==> flow/design.v (excerpt) <==
module audio_core(
	input clk,          
	input rst,          
	input tick,         
	input tick_1m,      
	input [15:0] accel_z,     
	input accel_valid,        
	output wire beat,   
	output [7:0] LED,   
	input PB_PLY, 	     
	input [3:0]  VOL,	  
	output P,		     
	output [3:0] SEGA,  
	output [7:0] SEGD,  
	output [7:0] BPM,   
	input [15:0] DATA,	  
	output note_req,      
	output song_end       
	);
export LEC_CHECK = 0
export ABC_AREA = 1
export CAP_MARGIN = 15
export CELL_PAD_IN_SITES_DETAIL_PLACEMENT = 2
export CELL_PAD_IN_SITES_GLOBAL_PLACEMENT = 3
export CORE_MARGIN = 2
export CORE_UTILIZATION = 40
export CTS_CLUSTER_DIAMETER = 77
export GPL_ROUTABILITY_DRIVEN = 1
export MAX_ROUTING_LAYER = met4
export SETUP_SLACK_MARGIN = -0.5
export SLEW_MARGIN = 20
export TNS_END_PERCENT = 55
create_clock -name core_clock -period 5.7 [get_ports {clk}]
run.sh (not shown) runs the stock make flow with config.mk's settings and CLKGATE_MAP_FILE=.
The baseline stopped in global placement without I/O with GPL-0301.
Rerun with:
Settings changed: ABC_AREA 1 to unset, CAP_MARGIN 15 to 20, CELL_PAD_IN_SITES_DETAIL_PLACEMENT 2 to unset, CELL_PAD_IN_SITES_GLOBAL_PLACEMENT 3 to unset, CORE_UTILIZATION 40 to 64, CTS_CLUSTER_DIAMETER 77 to unset, GPL_ROUTABILITY_DRIVEN 1 to unset, MAX_ROUTING_LAYER met4 to unset, SETUP_SLACK_MARGIN -0.5 to 2.0, TNS_END_PERCENT 55 to unset.
Clock period 5.7 ns to 6.78 ns, I/O delays scaled along.
The changed run never finished: it broke off in global routing, error GRT-0232.
Die size is lower by 34%.
Synthesized area rises by 4.9%.
Synthesized cell count came out lower by 10%.
Rerun with:
Settings changed: CAP_MARGIN 20 to 0, CTS_CLUSTER_SIZE set to 33, HOLD_SLACK_MARGIN set to 0.3, SETUP_SLACK_MARGIN 2.0 to -0.3.
Clock period 6.78 ns to 3.52 ns, I/O delays scaled along.
=> The new run did not get past global routing. Die area is unchanged. Synthesized cell count does not change. Area after synthesis does not change.
Rerun with:
Settings changed: CAP_MARGIN 0 to 20, CORE_UTILIZATION 64 to 56, CTS_CLUSTER_SIZE 33 to unset, HOLD_SLACK_MARGIN 0.3 to unset, SETUP_SLACK_MARGIN -0.3 to 1.32.
Clock period 3.52 ns to 4.8 ns, I/O delays scaled along.
=>
- The changed run stopped in global routing
- die area is higher by 14%
- area after synthesis stays the same
- synthesized cell count stays the same
Rerun with:
Settings changed: ABC_AREA set to 1, CORE_UTILIZATION 56 to 52, PLACE_DENSITY set to 0.55, SETUP_SLACK_MARGIN 1.32 to unset.
Clock period 4.8 ns to 6.53 ns, I/O delays scaled along.
After rerunning: The new run reached the layout checks and failed them: negative setup slack; synthesized cell count rose by 11%; die size rose by 2.6%; area after synthesis fell by 4.7%.

========
Starting RTL as in the previous note.
export LEC_CHECK = 0
export CAP_MARGIN = 35
export CELL_PAD_IN_SITES_DETAIL_PLACEMENT = 2
export CORE_MARGIN = 2
export CORE_UTILIZATION = 40
export HOLD_SLACK_MARGIN = 0.3
export SLEW_MARGIN = 20
create_clock -name core_clock -period 4.9 [get_ports {clk}]
The first run never finished: it broke off in 3_5_place_dp.
Change:
- CAP_MARGIN: 35 -> 20
- CELL_PAD_IN_SITES_DETAIL_PLACEMENT: 2 -> unset
- CORE_UTILIZATION: 40 -> 35
- HOLD_SLACK_MARGIN: 0.3 -> unset
- PLACE_DENSITY: unset -> 0.55
- clock period: 4.9 -> 10.1 ns (I/O delays scaled with it)
What happened:
- The new run produced a clean layout
- die size went up by about a fifth
- area after synthesis does not change
- synthesized cell count is unchanged
Change:
- CORE_UTILIZATION: 35 -> 58
- SETUP_SLACK_MARGIN: unset -> -0.56
- clock period: 10.1 -> 6.95 ns (I/O delays scaled with it)
What happened:
- This time the run completed and failed the layout checks on negative setup slack
- sequential share of layout area decreases by 0.67 points
- synthesized cell count does not change
- area after synthesis stays the same
- routed wire length barely changes
- design area increases by 4.3%
- die size decreases by 39%
- clock skew decreases by 27 ps
- setup slack is worse by 1900 ps
Change:
- CORE_UTILIZATION: 58 -> 43
- PLACE_DENSITY: 0.55 -> unset
- PLACE_DENSITY_LB_ADDON: unset -> 0.01
- SETUP_SLACK_MARGIN: -0.56 -> 2.92
- clock period: 6.95 -> 10.0 ns (I/O delays scaled with it)
Effect: This time the run completed without violations. Core utilization shrinks by 19 points. Via count went down by a few percent. Power fell by a quarter to a third. Routed wire length came out lower slightly. Synthesized area is unchanged. Final cell count rises slightly. Clock power is lower by a quarter to a third. Clock-buffer cell count goes up by 7. Register-to-register slack gets better by 3100 ps.
Change:
- CORE_MARGIN: 2 -> 3
- CORE_UTILIZATION: 43 -> 35
- CTS_CLUSTER_DIAMETER: unset -> 33
- PLACE_DENSITY_LB_ADDON: 0.01 -> 0.17
- SETUP_SLACK_MARGIN: 2.92 -> unset
After rerunning: Synthesized cell count stays the same. Worst setup slack is worse by 1400 ps. Clock-buffer cell count climbs by 20. Clock power increases by 92%.
Change:
- CORE_MARGIN: 3 -> 2
- CORE_UTILIZATION: 35 -> 64
- CTS_CLUSTER_DIAMETER: 33 -> unset
- CTS_CLUSTER_SIZE: unset -> 33
- HOLD_SLACK_MARGIN: unset -> 0.3
- PLACE_DENSITY_LB_ADDON: 0.17 -> unset
- clock period: 10.0 -> 3.94 ns (I/O delays scaled with it)
Outcome:
- The changed run stopped in 5_1_grt, error GRT-0116
- area after synthesis does not change
- synthesized cell count does not change
- die area falls by well over a third

========
Starting RTL as in the previous note.
Settings: LEC_CHECK=0, ABC_AREA=1, CAP_MARGIN=35, CORE_ASPECT_RATIO=0.54, CORE_MARGIN=3, CORE_UTILIZATION=35, CTS_CLUSTER_DIAMETER=33, GPL_ROUTABILITY_DRIVEN=0, GPL_TIMING_DRIVEN=1, PLACE_DENSITY_LB_ADDON=0.0, SETUP_SLACK_MARGIN=-0.11, SLEW_MARGIN=25; clock period 10.0 ns.
The starting point reached the layout checks and failed them: negative setup slack.
Next try:
- ABC_AREA: 1 -> default
- CAP_MARGIN: 35 -> 20
- CORE_ASPECT_RATIO: 0.54 -> default
- CORE_MARGIN: 3 -> 2
- CORE_UTILIZATION: 35 -> 61
- CTS_CLUSTER_DIAMETER: 33 -> default
- GPL_ROUTABILITY_DRIVEN: 0 -> default
- GPL_TIMING_DRIVEN: 1 -> default
- PLACE_DENSITY_LB_ADDON: 0.0 -> default
- SETUP_SLACK_MARGIN: -0.11 -> default
- SLEW_MARGIN: 25 -> 20
- clock period: 10.0 -> 5.03 ns (I/O delays scaled with it)
Effect: This time the run aborted during global routing; synthesized cell count fell by 10%; die area came out lower by 40%; synthesized area rose by 4.9%.
Next try:
- CORE_UTILIZATION: 61 -> 68
- CTS_CLUSTER_DIAMETER: default -> 315
- CTS_CLUSTER_SIZE: default -> 33
- HOLD_SLACK_MARGIN: default -> 0.3
- clock period: 5.03 -> 3.86 ns (I/O delays scaled with it)
Result:
- Now the flow never finished: it broke off in clock tree synthesis
- area after synthesis does not change
- die area decreases by 10%
- synthesized cell count is unchanged
Next try:
- CORE_UTILIZATION: 68 -> 64
- CTS_CLUSTER_DIAMETER: 315 -> default
- CTS_CLUSTER_SIZE: 33 -> default
- SETUP_SLACK_MARGIN: default -> -0.26
- clock period: 3.86 -> 3.48 ns (I/O delays scaled with it)
With this change the flow died in global routing with GRT-0116.
Synthesized cell count is unchanged.
Die size went up by 6.1%.
Synthesized area stays the same.

========
audio_core again, from the RTL that the note above started with.
clock: 4.81 ns
lec_check: 0
abc_area: 1
cap_margin: 20
core_margin: 2
core_utilization: 69
cts_cluster_diameter: 390
cts_cluster_size: 99
place_density: 0.37
slew_margin: 20
tns_end_percent: 5
The starting point did not get past global routing (5_1_grt), error GRT-0116.
Change:
--- a/flow/config.mk
+++ b/flow/config.mk
@@ -8 +7,0 @@
-export ABC_AREA = 1
@@ -11,4 +10,2 @@
-export CORE_UTILIZATION = 69
-export CTS_CLUSTER_DIAMETER = 390
-export CTS_CLUSTER_SIZE = 99
-export PLACE_DENSITY = 0.37
+export CORE_UTILIZATION = 53
+export SETUP_SLACK_MARGIN = -0.4
@@ -16 +12,0 @@
-export TNS_END_PERCENT = 5
==> flow/constraint.sdc (replaced) <==
create_clock -name core_clock -period 4.8 [get_ports {clk}]
set_input_delay 0.9600 -clock core_clock [delete_from_list [all_inputs] [get_ports {clk}]]
set_output_delay 0.9600 -clock core_clock [all_outputs]
set_load 0.01 [all_outputs]
After rerunning: Now the flow completed, yet does not pass: setup timing. Synthesized cell count fell by roughly a tenth. Die size rose by a quarter to a third. Synthesized area rose by a few percent.
Change:
--- a/flow/config.mk
+++ b/flow/config.mk
@@ -8 +8,2 @@
-export CAP_MARGIN = 20
+export CAP_MARGIN = 35
+export CELL_PAD_IN_SITES_DETAIL_PLACEMENT = 2
@@ -10,2 +11 @@
-export CORE_UTILIZATION = 53
-export SETUP_SLACK_MARGIN = -0.4
+export CORE_UTILIZATION = 40
==> flow/constraint.sdc (replaced) <==
create_clock -name core_clock -period 10.0 [get_ports {clk}]
set_input_delay 2.0000 -clock core_clock [delete_from_list [all_inputs] [get_ports {clk}]]
set_output_delay 2.0000 -clock core_clock [all_outputs]
set_load 0.01 [all_outputs]
With this change the flow finished clean.
Non-clock buffer count came out lower by 1107.
First-iteration DRC count shrinks by 15%.
Flip-flop count stays the same.

========
Starting RTL as in the previous note.
==> flow/config.mk <==
export PLATFORM = sky130hd
export DESIGN_NAME = audio_core
export DESIGN_NICKNAME = audio_core
export VERILOG_FILES = /design/flow/design.v
export SDC_FILE = /design/flow/constraint.sdc
export NUM_CORES = 4
export LEC_CHECK = 0
export CAP_MARGIN = 20
export CORE_MARGIN = 2
export CORE_UTILIZATION = 60
export HOLD_SLACK_MARGIN = 0.3
export SETUP_SLACK_MARGIN = -0.3
export SLEW_MARGIN = 40
==> flow/constraint.sdc <==
create_clock -name core_clock -period 3.56 [get_ports {clk}]
set_input_delay 0.7120 -clock core_clock [delete_from_list [all_inputs] [get_ports {clk}]]
set_output_delay 0.7120 -clock core_clock [all_outputs]
set_load 0.01 [all_outputs]
The first run aborted during global routing on GRT-0116.
Next try:
--- a/flow/config.mk
+++ b/flow/config.mk
@@ -10 +10 @@
-export CORE_UTILIZATION = 60
+export CORE_UTILIZATION = 64
@@ -13 +13 @@
-export SLEW_MARGIN = 40
+export SLEW_MARGIN = 20
==> flow/constraint.sdc (replaced) <==
create_clock -name core_clock -period 4.14 [get_ports {clk}]
set_input_delay 0.8280 -clock core_clock [delete_from_list [all_inputs] [get_ports {clk}]]
set_output_delay 0.8280 -clock core_clock [all_outputs]
set_load 0.01 [all_outputs]
Effect:
- The changed run ended with an error in global routing on GRT-0116
- die area drops by a few percent
- synthesized area does not change
- synthesized cell count is unchanged

========
## old
audio_core again, from the RTL that the note above started with.
clock: 4.79 ns
lec_check: 0
abc_area: 1
cap_margin: 20
core_margin: 2
core_utilization: 69
cts_cluster_diameter: 390
cts_cluster_size: 99
place_density: 0.37
setup_slack_margin: -0.34
slew_margin: 20
Stage in which a tool error killed old: 4_1_cts.
Edits applied to the flow inputs when going from old to new:
Settings: SETUP_SLACK_MARGIN: -0.34 -> unset; ABC_AREA: 1 -> unset; the clock period (ns, I/O delays scaled along): 4.79 -> 5.84.
Findings:
Going from old to new, the number of cell instances after yosys synthesis was found to have gone down by 441. new never completed, since it errored out during 5_1_grt. Re share of the synthesized netlist area taken by xor and xnor gates: new and old aren't equal, and the higher value belongs to new. Relative to old, combined area of all synthesized cells has increased by about 5% in new. Looking at share of synthesized cell area in full adder, half adder and majority cells, new sits 0.66 points below old. [new] post-place setup slack rose 9.50 ns relative to old. Summary of new over old: area inside the core boundary picked up an extra about 4%, area figure in the yosys stat output went up by 4.9%.

========
Starting RTL as in the previous note.
==> flow/config.mk <==
export PLATFORM = sky130hd
export DESIGN_NAME = audio_core
export DESIGN_NICKNAME = audio_core
export VERILOG_FILES = /design/flow/design.v
export SDC_FILE = /design/flow/constraint.sdc
export NUM_CORES = 4
export LEC_CHECK = 0
export ABC_AREA = 0
export CAP_MARGIN = 40
export CORE_ASPECT_RATIO = 1.12
export CORE_MARGIN = 3
export CORE_UTILIZATION = 63
export CTS_CLUSTER_DIAMETER = 242
export GPL_ROUTABILITY_DRIVEN = 1
export GPL_TIMING_DRIVEN = 1
export MIN_ROUTING_LAYER = met2
export PLACE_DENSITY_LB_ADDON = 0.07
export SETUP_SLACK_MARGIN = -0.11
export SLEW_MARGIN = 25
==> flow/constraint.sdc <==
create_clock -name core_clock -period 10.0 [get_ports {clk}]
set_input_delay 2.0000 -clock core_clock [delete_from_list [all_inputs] [get_ports {clk}]]
set_output_delay 2.0000 -clock core_clock [all_outputs]
set_load 0.01 [all_outputs]
The starting point aborted during global routing (5_1_grt) (GRT-0116).
Rerun with:
- CAP_MARGIN: 40 -> 20
- CORE_ASPECT_RATIO: 1.12 -> not set
- CORE_MARGIN: 3 -> 2
- CORE_UTILIZATION: 63 -> 27
- CTS_CLUSTER_DIAMETER: 242 -> not set
- CTS_CLUSTER_SIZE: not set -> 55
- GPL_ROUTABILITY_DRIVEN: 1 -> not set
- PLACE_DENSITY_LB_ADDON: 0.07 -> 0.05
- SETUP_SLACK_MARGIN: -0.11 -> not set
- SLEW_MARGIN: 25 -> 20
- TNS_END_PERCENT: not set -> 70
- clock period: 10.0 -> 4.79 ns (I/O delays scaled with it)
What happened: With this change the flow completed and failed the layout checks on setup timing; synthesized area stays the same; die area grows by 130%; synthesized cell count does not change.
Rerun with:
- ABC_AREA: 0 -> not set
- CORE_UTILIZATION: 27 -> 72
- CTS_CLUSTER_SIZE: 55 -> not set
- GPL_TIMING_DRIVEN: 1 -> not set
- MIN_ROUTING_LAYER: met2 -> not set
- PLACE_DENSITY: not set -> 0.55
- PLACE_DENSITY_LB_ADDON: 0.05 -> not set
- SETUP_SLACK_MARGIN: not set -> 1.54
- TNS_END_PERCENT: 70 -> 5
- clock period: 4.79 -> 5.15 ns (I/O delays scaled with it)
Effect: With this change the flow failed in clock tree synthesis (4_1_cts). Die size shrinks by 62%. Synthesized cell count is unchanged. Area after synthesis stays the same.

========
== zinc ==
Starting RTL as in the previous note.
clock: 10.2 ns
lec_check: 0
cap_margin: 0
cell_pad_in_sites_detail_placement: 2
cell_pad_in_sites_global_placement: 3
core_margin: 2
core_utilization: 40
gpl_routability_driven: 1
hold_slack_margin: 0.3
max_routing_layer: met4
slew_margin: 20
tns_end_percent: 55
zinc: done, clean on timing, DRC and antenna
Inputs modified between zinc and ember:
- a change of CAP_MARGIN from 0 to 35
- a deleted MAX_ROUTING_LAYER that had been met4
- a deleted CELL_PAD_IN_SITES_GLOBAL_PLACEMENT that had been 3
- a deleted GPL_ROUTABILITY_DRIVEN that had been 1
- a change of the clock period (ns, I/O delays scaled along) from 10.2 to 9.03
### Flow results
- Out of ember and zinc, the only run to close with the timing, design-rule and antenna checks passing was zinc.
- [flow] ember | stages: complete | final checks: fail | reason: negative setup slack
- Diff zinc -> ember | final area | up by a few percent
- Count of instances resized after the clock tree is built: ember > zinc
- Measured against each other, ember and zinc differ in pin count of the biggest net entering global routing, the higher figure coming from zinc.
- Going from zinc to ember, the cell count after placement was found to have gone up by 33.
- Final layout net count sits higher in ember than in zinc.
- Taking zinc as the reference, in ember met2 usage in global routing saw an increase; worst-case clock buffer depth saw little to no change.

========
Setup of main:
audio_core again, from the RTL that the note above started with.
Settings: LEC_CHECK=0, ABC_AREA=1, CAP_MARGIN=40, CORE_ASPECT_RATIO=1.12, CORE_MARGIN=3, CORE_UTILIZATION=35, CTS_CLUSTER_DIAMETER=242, GPL_ROUTABILITY_DRIVEN=1, GPL_TIMING_DRIVEN=1, PLACE_DENSITY_LB_ADDON=0.07, SETUP_SLACK_MARGIN=-0.11, SLEW_MARGIN=25; clock period 10.0 ns.
main finished every stage; the final checks, however, were not passed, the failures being negative setup slack.
Setup changes, main to the feature branch
# main
export LEC_CHECK = 0
export ABC_AREA = 1
export CAP_MARGIN = 40
export CORE_ASPECT_RATIO = 1.12
export CORE_MARGIN = 3
export CORE_UTILIZATION = 35
export CTS_CLUSTER_DIAMETER = 242
export GPL_ROUTABILITY_DRIVEN = 1
export GPL_TIMING_DRIVEN = 1
export PLACE_DENSITY_LB_ADDON = 0.07
export SETUP_SLACK_MARGIN = -0.11
export SLEW_MARGIN = 25
create_clock -name core_clock -period 10.0 [get_ports {clk}]
# the feature branch
export LEC_CHECK = 0
export ABC_AREA = 1
export CAP_MARGIN = 20
export CORE_MARGIN = 2
export CORE_UTILIZATION = 72
export CTS_CLUSTER_DIAMETER = 380
export CTS_CLUSTER_SIZE = 100
export PLACE_DENSITY_LB_ADDON = 0.04
export SETUP_SLACK_MARGIN = 2.49
export SLEW_MARGIN = 20
create_clock -name core_clock -period 10.0 [get_ports {clk}]
==> results <==
Stage in which a tool error killed the feature branch: 5_1_grt. Measured against each other, the feature branch and main differ in buffer count from post-CTS setup fixing, the higher figure coming from main. Setup slack after placement, the feature branch and main: higher on main. Of the feature branch and main, the feature branch shows the lower area of the placeable core, with main above it. Comparing the feature branch against main, there is no change at all in synthesized area. The feature branch -> main: synthesized instance count delta 0, exact match. Of the feature branch and main, the lower placed instance area belongs to the feature branch. The core utilization before placement of the feature branch exceeds that of main by 38 points. Lower width of the die goes to the feature branch over main. Floorplan check, the feature branch vs main: die outline smaller in the feature branch.
Power and IR drop assume default switching activity.
